==> flow/design.v <==
`timescale 1ns / 1ps
module button_debounce (
    input clk,        
    input rst,        
    input button_in,  
    output reg button_out  
);
    parameter integer DEBOUNCE_TIME = 200; 
    reg [19:0] counter;
    reg button_state;
    always @(posedge clk or posedge rst) begin
        if (rst) begin
            counter <= 0;
            button_state <= 0;
            button_out <= 0;
        end else begin
            if (button_in != button_state) begin
                counter <= counter + 1;
                if (counter >= DEBOUNCE_TIME) begin
                    button_state <= button_in;
                    button_out <= button_in;
                    counter <= 0;
                end
            end else begin
                counter <= 0;
            end
        end
    end
endmodule
`timescale 1ns / 1ps
module operatorremainder(
    input [35:0] n,
    output reg is_multiple
);
	parameter DIVISOR = 20000;
	reg [35:0] temp;
	reg [35:0] quotient;
	reg [35:0] remainder;
	integer i;
	always @(*) begin
        temp = n;
        quotient = 0;
        remainder = 0;
        for (i = 35; i >= 0; i = i - 1) begin
            quotient = (quotient << 1) | (temp[i] ? 1'b1 : 1'b0);
            if (quotient >= DIVISOR) begin
                quotient = quotient - DIVISOR;
                remainder = (remainder << 1) | 1'b1;
            end else begin
                remainder = (remainder << 1);
            end
        end
        is_multiple = (quotient == 0);
    end
endmodule
`timescale 1ns / 1ps
module ClockTest(
	input clk,
	input rst,
	input btn,
	output reg [6:0] seg,  
	output reg [3:0] an,
	output reg buttons_pressed, 
	output reg buttons_released 
);
	wire is_divisible;  
   reg [7:0] counter;  
   reg [35:0] cnt;	 
   wire buttons_out;
	reg buttons_out_prev;
   wire [6:0] segments [15:0];  
	reg [3:0] ones;  
   reg [3:0] tens;  
	reg [3:0] s_ones;  
	reg [3:0] s_tens;  
   reg [6:0] refresh_counter;  
   reg refresh_flag;	 
   reg [7:0] clk_display;  
      assign segments[0] = 7'b1000000;   
      assign segments[1] = 7'b1111001;   
      assign segments[2] = 7'b0100100;   
      assign segments[3] = 7'b0110000;   
      assign segments[4] = 7'b0011001;   
      assign segments[5] = 7'b0010010;   
      assign segments[6] = 7'b0000010;   
      assign segments[7] = 7'b1111000;   
      assign segments[8] = 7'b0000000;   
      assign segments[9] = 7'b0010000;   
      assign segments[10] = 7'b0001000;  
      assign segments[11] = 7'b0000011;  
      assign segments[12] = 7'b1000110;  
      assign segments[13] = 7'b0100001;  
      assign segments[14] = 7'b0000110;  
      assign segments[15] = 7'b0001110;  
   button_debounce debounce (
		.clk(clk),
		.rst(rst),
		.button_in(btn),
		.button_out(buttons_out)
   );
   operatorremainder remainder (
        .n(cnt),
        .is_multiple(is_divisible)
    );
   always @ (posedge clk or posedge rst) begin
      if (rst) begin  
         cnt <= 0;
         counter <= 0;
			ones <= 0;
			tens <= 0;
			s_ones <= 0;
			s_tens <= 0;
			clk_display <= 0;
			buttons_out_prev <= 0;
			buttons_pressed <= 0;
			buttons_released <= 0;
      end else begin
			if(cnt == 1_200_000 -1) begin 
				cnt <= 0;
				ones <= 0;
				tens <= 0;
				s_ones <= 0;
				s_tens <= 0;
				clk_display <= 0;
			end else begin
			if (is_divisible) begin 
				if(clk_display == 60) begin
					s_ones <= 0;
					s_tens <= 0;
				end else begin
					clk_display <= clk_display+1;
					if(s_ones == 9) begin
						s_ones <= 0;
						s_tens <= s_tens + 1;
					end else begin
						s_ones <= s_ones + 1;
					end
				end
			end
			buttons_out_prev <= buttons_out;
			buttons_pressed <= (buttons_out & ~buttons_out_prev);	  
			buttons_released <= (~buttons_out & buttons_out_prev);  
			if (buttons_pressed) begin
				if (ones == 9) begin
					ones <= 0;
					if (tens == 9) begin
						tens <= 0;
					end else begin
						tens <= tens + 1;
					end
				end else begin
				ones <= ones + 1;
				end
			end
			cnt <= cnt + 1;
         end   
      end
   end
	always @(posedge clk or posedge rst) begin
		if (rst) begin
			refresh_counter <= 0;
			refresh_flag <= 0;
		end else begin
		refresh_counter <= refresh_counter + 1;
		if (refresh_counter == 250) begin   
			refresh_counter <= 0;
			refresh_flag <= ~refresh_flag;
		end
		end
	end
	always @(posedge clk or posedge rst) begin
		if (rst) begin
			seg <= 7'b1111111;
			an <= 4'b1111;
		end else
		case (refresh_counter[6:5])
			2'b00: begin
				seg <= segments[ones];
				an <= 4'b1110; 
			end
			2'b01: begin
				seg <= segments[tens];
				an <= 4'b1101; 
			end
				2'b10: begin
				seg <= segments[s_ones];
				an <= 4'b1011; 
			end
				2'b11: begin
				seg <= segments[s_tens];
				an <= 4'b0111; 
			end
		endcase
end
endmodule
Settings: LEC_CHECK=0, CAP_MARGIN=10, CORE_MARGIN=2, CORE_UTILIZATION=40, PLACE_DENSITY_LB_ADDON=0.27, SLEW_MARGIN=20, TNS_END_PERCENT=90; clock period 50.0 ns.
run.sh (not shown) runs the stock make flow with config.mk's settings and CLKGATE_MAP_FILE=.
The starting point finished clean.
Then changed:
==> flow/config.mk (replaced) <==
export PLATFORM = sky130hd
export DESIGN_NAME = ClockTest
export DESIGN_NICKNAME = ClockTest
export VERILOG_FILES = /design/flow/design.v
export SDC_FILE = /design/flow/constraint.sdc
export NUM_CORES = 4
export LEC_CHECK = 0
export ABC_AREA = 1
export CAP_MARGIN = 30
export CELL_PAD_IN_SITES_DETAIL_PLACEMENT = 1
export CORE_ASPECT_RATIO = 0.71
export CORE_MARGIN = 10
export CORE_UTILIZATION = 40
export CTS_CLUSTER_DIAMETER = 236
export CTS_CLUSTER_SIZE = 69
export GPL_ROUTABILITY_DRIVEN = 0
export HOLD_SLACK_MARGIN = 0.08
export MAX_ROUTING_LAYER = met4
export SETUP_SLACK_MARGIN = 5.0
export SLEW_MARGIN = 5
export TNS_END_PERCENT = 10
Clock-buffer cell count is unchanged.
Utilization went down by 0.23 points.
Synthesized cell count rose by 33%.
Cell area went up by 14%.
Combinational power drops by 33%.
Critical path depth climbs by 30.
First-iteration DRC count is lower by 34%.
Cell count grows by 33%.
Total power fell by 10%.
Via count is higher by 6.1%.
Then changed:
==> flow/config.mk (replaced) <==
export PLATFORM = sky130hd
export DESIGN_NAME = ClockTest
export DESIGN_NICKNAME = ClockTest
export VERILOG_FILES = /design/flow/design.v
export SDC_FILE = /design/flow/constraint.sdc
export NUM_CORES = 4
export LEC_CHECK = 0
export CAP_MARGIN = 20
export CORE_MARGIN = 2
export CORE_UTILIZATION = 61
export MAX_ROUTING_LAYER = met4
export SLEW_MARGIN = 20
==> flow/constraint.sdc (replaced) <==
create_clock -name core_clock -period 32.8 [get_ports {clk}]
set_input_delay 6.5600 -clock core_clock [delete_from_list [all_inputs] [get_ports {clk}]]
set_output_delay 6.5600 -clock core_clock [all_outputs]
set_load 0.01 [all_outputs]
Outcome: Hold slack improves by 0.022 ns. Sequential power goes up by about 70%. Synthesized cell count goes down by 25%. Design area goes up by about 0.6%. Via count goes up by 1.8%. Non-clock buffer count goes up by 434. Register-to-register slack degrades by 17 ns.
Then changed:
--- a/flow/config.mk
+++ b/flow/config.mk
@@ -7,6 +7,7 @@
 export LEC_CHECK = 0
+export ABC_AREA = 1
 export CAP_MARGIN = 20
 export CORE_MARGIN = 2
-export CORE_UTILIZATION = 61
-export MAX_ROUTING_LAYER = met4
+export CORE_UTILIZATION = 70
+export PLACE_DENSITY_LB_ADDON = 0.01
 export SLEW_MARGIN = 20
==> flow/constraint.sdc (replaced) <==
create_clock -name core_clock -period 25.9 [get_ports {clk}]
set_input_delay 5.1800 -clock core_clock [delete_from_list [all_inputs] [get_ports {clk}]]
set_output_delay 5.1800 -clock core_clock [all_outputs]
set_load 0.01 [all_outputs]
Result: Non-clock buffer count decreases by 291; critical path depth grows by 58; core utilization is higher by 1.3 points; worst setup slack improves by 0.86 ns.
Then changed:
--- a/flow/config.mk
+++ b/flow/config.mk
@@ -11,3 +11,6 @@
 export CORE_UTILIZATION = 70
+export CTS_CLUSTER_DIAMETER = 195
+export CTS_CLUSTER_SIZE = 72
 export PLACE_DENSITY_LB_ADDON = 0.01
+export SETUP_SLACK_MARGIN = 3.85
 export SLEW_MARGIN = 20
Result:
- The changed run did not get past global routing (5_1_grt) on GRT-0232
- synthesized cell count does not change
- synthesized area stays the same
- die area is unchanged
Then changed:
--- a/flow/config.mk
+++ b/flow/config.mk
@@ -11,6 +11,5 @@
 export CORE_UTILIZATION = 70
-export CTS_CLUSTER_DIAMETER = 195
-export CTS_CLUSTER_SIZE = 72
-export PLACE_DENSITY_LB_ADDON = 0.01
-export SETUP_SLACK_MARGIN = 3.85
+export CTS_CLUSTER_SIZE = 87
+export HOLD_SLACK_MARGIN = -0.1
+export MAX_ROUTING_LAYER = met4
 export SLEW_MARGIN = 20
==> flow/constraint.sdc (replaced) <==
create_clock -name core_clock -period 45.2 [get_ports {clk}]
set_input_delay 9.0400 -clock core_clock [delete_from_list [all_inputs] [get_ports {clk}]]
set_output_delay 9.0400 -clock core_clock [all_outputs]
set_load 0.01 [all_outputs]
Effect:
- With this change the flow completed without violations
- area after synthesis is unchanged
- die area does not change
- synthesized cell count is unchanged
Power is estimated from default activity; no workload was simulated.
